==> v22: inputs <==
Design FourBitCPU, start of the top module:
module FourBitCPU(rst, clk, opcode, address, myinput, myoutput, HLT, s_flag, z_flag, c_flag);
Settings: LEC_CHECK=0, CAP_MARGIN=20, CORE_MARGIN=2, CORE_UTILIZATION=40, SLEW_MARGIN=20; clock period 5.73 ns.
run.sh (not shown) runs the stock make flow with config.mk's settings and CLKGATE_MAP_FILE=.
==> v21 (differences from v22) <==
--- a/flow/config.mk
+++ b/flow/config.mk
@@ -6,6 +6,13 @@
 export NUM_CORES = 4
 export LEC_CHECK = 0
 export CAP_MARGIN = 20
+export CELL_PAD_IN_SITES_GLOBAL_PLACEMENT = 0
+export CORE_ASPECT_RATIO = 1.06
 export CORE_MARGIN = 2
-export CORE_UTILIZATION = 40
-export SLEW_MARGIN = 20
+export CORE_UTILIZATION = 67
+export CTS_CLUSTER_SIZE = 36
+export GPL_ROUTABILITY_DRIVEN = 1
+export GPL_TIMING_DRIVEN = 1
+export SETUP_SLACK_MARGIN = 0.01
+export SLEW_MARGIN = 15
+export TNS_END_PERCENT = 95
==> flow/constraint.sdc (replaced) <==
create_clock -name core_clock -period 3.21 [get_ports {clk}]
set_input_delay 0.6420 -clock core_clock [delete_from_list [all_inputs] [get_ports {clk}]]
set_output_delay 0.6420 -clock core_clock [all_outputs]
set_load 0.01 [all_outputs]
==> v23 (differences from v22) <==
--- a/flow/config.mk
+++ b/flow/config.mk
@@ -6,6 +6,9 @@
 export NUM_CORES = 4
 export LEC_CHECK = 0
 export CAP_MARGIN = 20
+export CORE_ASPECT_RATIO = 1.48
 export CORE_MARGIN = 2
 export CORE_UTILIZATION = 40
+export CTS_CLUSTER_DIAMETER = 365
+export SETUP_SLACK_MARGIN = 1.9
 export SLEW_MARGIN = 20
==> flow/constraint.sdc (replaced) <==
create_clock -name core_clock -period 8.0 [get_ports {clk}]
set_input_delay 1.6000 -clock core_clock [delete_from_list [all_inputs] [get_ports {clk}]]
set_output_delay 1.6000 -clock core_clock [all_outputs]
set_load 0.01 [all_outputs]
==> results.py <==
# Metrics from the implementation run
metrics = {
    "floorplan": {
        "tap_cells": 552,
        "die_h_um": 252,
    },
    "placement": {
        "post-place-cells": 1916,
    },
    "power_and_ir_drop": {
        "power_leader": "sequential cells",
    },
    "job": {
        "maxCapViolCount": 0,
    },
    "finish": {
        "flop_area_um2": 8190,
        "comb_share_pct": 42.8,
        "nonClkBufAreaFrac_pct": 2.99,
    },
    "worst_setup_path": {
        "worst_path_largest_cell_delay_ns": 0.95,
        "path_cells": "clkdlybuf4s50_1 -> and2_1 -> a221oi_4 -> inv_1 -> ha_1 -> o21ai_0 -> a22oi_1 -> o21ai_1 -> a21oi_1 -> a221oi_4 -> o22ai_1",
    },
    "sta": {
        "rsz0062_at_grt": "false",
    },
    "outcome": {
        "status": "complete, no violations",
    },
}
Source of the figures above: v23

==> results.py <==
# Metrics from the implementation run
metrics = {
    "floorplan": {
        "tap_cells": 532,
        "die_h_um": 208,
    },
    "finish": {
        "comb_share_pct": 41.7,
        "flop_area_um2": 8190,
        "nonClkBufAreaFrac_pct": 4.08,
    },
    "outcome": {
        "status": "complete, no violations",
    },
    "worst_setup_path": {
        "worst_path_largest_cell_delay_ns": 0.63,
        "path_cells": "clkdlybuf4s50_1 -> nor2b_1 -> a22o_1 -> a221oi_4 -> inv_1 -> ha_1 -> inv_1 -> fa_1 -> nor2b_1 -> o21ai_0 -> a21oi_1 -> o21ai_0 -> a21boi_0 -> o21a_1 -> o22ai_1 -> a31oi_1",
    },
    "job": {
        "maxCapViolCount": 0,
    },
}
Source of the figures above: v22

==> results.py <==
# Flow results
metrics = {
    "floorplan": {
        "die_w_um": 157,
        "die_h_um": 166,
        "io_pins": 30,
        "fp_util_pct": 68.0,
    },
    "placement": {
        "post-place-cells": 2020,
        "gp_congestion": 1.05,
    },
    "clock_network": {
        "cts_hold_buffers": 0,
    },
    "global_routing": {
        "track_usage_pct": 78.0,
    },
    "outcome": {
        "status": "stopped before the end",
        "stop_error": "[ERROR GRT-0232] Routing congestion too high. Check the congestion heatmap in the GUI.",
        "stop_stage": "5_1_grt",
    },
    "yosys": {
        "syn-cell-area_um2": 16600,
        "synthArstFlopShare_pct": 0,
        "ys_types": 71,
    },
}
Source of the figures above: v21


==> v7 <==
==> flow/design.v <==
`timescale 1ns / 1ps
module FourBitCPU(rst, clk, opcode, address, myinput, myoutput, HLT, s_flag, z_flag, c_flag);
parameter n=4;
localparam DEPTH = 2**n;
input rst, clk;
input [3:0] opcode;
input [n-1:0] address;
input [7:0] myinput;
output reg [7:0] myoutput;
output reg HLT, s_flag, z_flag, c_flag;
reg [n-1:0] stackPoint;
reg [7:0] stackReg [0:DEPTH-1];
reg [7:0] mem [0:DEPTH-1];
reg [4:0] progCount;
integer i;
wire [n-1:0] addrNext = address + 1'b1;
wire [n-1:0] spDec    = stackPoint - 1'b1;
wire [7:0] memA   = mem[address];
wire [7:0] memA1  = mem[addrNext];
wire [7:0] mem0   = mem[0];
wire [7:0] stkTop = stackReg[stackPoint];
wire [8:0] sum    = {1'b0, memA} + {1'b0, myinput};
wire       borrow = (memA < myinput);
wire [7:0] andRes = memA & myinput;
wire [7:0] orRes  = memA | myinput;
wire [7:0] xorRes = memA ^ myinput;
always @(posedge clk)
begin
if (rst)
begin
  for (i=0; i<DEPTH; i=i+1)
    begin
      mem[i] <= i;
      stackReg[i] <= i;
    end
  c_flag <= 0;
  z_flag <= 0;
  s_flag <= 0;
  myoutput <= 0;
  HLT <= 0;
  progCount <= 0;
  stackPoint <= 4'b1110;
end
else if (progCount < 16 && !HLT)
begin
progCount <= progCount + 1;
case(opcode)
4'b0000:       
begin
  {c_flag, myoutput} <= sum;
  if (memA == 0) z_flag <= 1;
  s_flag <= 1'b0;
end
4'b0001:       
begin
  s_flag <= borrow;
  c_flag <= borrow;
  z_flag <= (memA == 0);
  myoutput <= memA;
end
4'b0010:       
begin
  mem[address] <= memA1;
  mem[addrNext] <= memA;
  myoutput <= memA1;
end
4'b0011:       
begin
  mem[address] <= mem0;
  if (mem0 == 0) z_flag <= 1;
  myoutput <= mem0;
end
4'b0100:       
begin
  myoutput <= memA >> 1;
end
4'b0101:       
begin
  mem[address] <= myinput;
  myoutput <= myinput;
  z_flag <= (myinput == 0);
end
4'b0110:       
begin
  myoutput <= memA;
  z_flag <= (memA == 0);
end
4'b0111:       
begin
  mem[address] <= andRes;
  myoutput <= andRes;
  if (andRes == 0) z_flag <= 1;
end
4'b1000:       
begin
  c_flag <= 0;
  z_flag <= 0;
  s_flag <= 0;
  myoutput <= memA;
end
4'b1001:       
begin
  mem[address] <= orRes;
  myoutput <= orRes;
  z_flag <= (orRes == 0);
  c_flag <= 1'b0;
  s_flag <= 1'b0;
end
4'b1010:       
begin
  mem[address] <= xorRes;
  myoutput <= xorRes;
  z_flag <= (xorRes == 0);
  c_flag <= 1'b0;
  s_flag <= 1'b0;
end
4'b1011:       
begin
  stackPoint <= spDec;
  stackReg[spDec] <= memA;
  myoutput <= memA;
end
4'b1100:       
begin
  mem[address] <= stkTop;
  stackPoint <= stackPoint + 1'b1;
  myoutput <= stkTop;
end
4'b1101:       
begin
  myoutput <= memA << 1;
  z_flag <= (memA == 0);
end
4'b1110:       
begin
  mem[address] <= ~memA;
  myoutput <= ~memA;
end
4'b1111:       
begin
  HLT <= 1'b1;
end
default: myoutput <= 0;
endcase
end
end
endmodule
==> flow/run.sh <==
#!/bin/bash
# the make line also repeats each setting of config.mk as NAME=value (left out here)
make -C /OpenROAD-flow-scripts/flow DESIGN_CONFIG=/design/flow/config.mk WORK_HOME=/design/flow/orfs CLKGATE_MAP_FILE= finish
==> flow/config.mk <==
export PLATFORM = sky130hd
export DESIGN_NAME = FourBitCPU
export DESIGN_NICKNAME = FourBitCPU
export VERILOG_FILES = /design/flow/design.v
export SDC_FILE = /design/flow/constraint.sdc
export NUM_CORES = 4
export LEC_CHECK = 0
export CAP_MARGIN = 20
export CORE_MARGIN = 2
export CORE_UTILIZATION = 72
export PLACE_DENSITY = 0.4
export SETUP_SLACK_MARGIN = 0.63
export SLEW_MARGIN = 20
export TNS_END_PERCENT = 5
==> flow/constraint.sdc <==
create_clock -name core_clock -period 4.73 [get_ports {clk}]
set_input_delay 0.9460 -clock core_clock [delete_from_list [all_inputs] [get_ports {clk}]]
set_output_delay 0.9460 -clock core_clock [all_outputs]
set_load 0.01 [all_outputs]
==> v11 (differences from v7) <==
Settings changed: CAP_MARGIN 20 to 15, CORE_UTILIZATION 72 to 40, GPL_ROUTABILITY_DRIVEN set to 0, PLACE_DENSITY 0.4 to not set, SETUP_SLACK_MARGIN 0.63 to not set, TNS_END_PERCENT 5 to not set.
==> flow/constraint.sdc (replaced) <==
create_clock -name core_clock -period 8.0 [get_ports {clk}]
set_input_delay 1.6000 -clock core_clock [delete_from_list [all_inputs] [get_ports {clk}]]
set_output_delay 1.6000 -clock core_clock [all_outputs]
set_load 0.01 [all_outputs]
==> v16 (differences from v7) <==
Settings changed: CORE_UTILIZATION 72 to 70, PLACE_DENSITY 0.4 to not set, SETUP_SLACK_MARGIN 0.63 to not set, TNS_END_PERCENT 5 to not set.
==> flow/constraint.sdc (replaced) <==
create_clock -name core_clock -period 3.44 [get_ports {clk}]
set_input_delay 0.6880 -clock core_clock [delete_from_list [all_inputs] [get_ports {clk}]]
set_output_delay 0.6880 -clock core_clock [all_outputs]
set_load 0.01 [all_outputs]
==> v26 (differences from v7) <==
Settings changed: CORE_UTILIZATION 72 to 68, PLACE_DENSITY 0.4 to not set, SETUP_SLACK_MARGIN 0.63 to not set, TNS_END_PERCENT 5 to not set.
==> flow/constraint.sdc (replaced) <==
create_clock -name core_clock -period 12.1 [get_ports {clk}]
set_input_delay 2.4200 -clock core_clock [delete_from_list [all_inputs] [get_ports {clk}]]
set_output_delay 2.4200 -clock core_clock [all_outputs]
set_load 0.01 [all_outputs]
==> notes <==
- v16 ran to the end with violations: setup timing. v26 finished with timing, DRC and antenna clean. v7 completed with no timing, DRC or antenna violations. v11 went through all stages and came out clean.
- In v16 the via count is larger than in v11, by 23%.
- Between v26 and v16, the lower power is in v26 (gap 74%, measured against v16).
- The lowest die size belongs to v7, the highest to v11.
- The lowest worst hold slack belongs to v11, the highest to v16.
- Routed wire length, highest first: v16, v7, v11, v26.
- In v7 the final cell count is lower than in v11, by 8.2%.
- In v16 the register-to-register slack is worse than in v26, by 7500 ps.
Power and IR drop assume default switching activity.
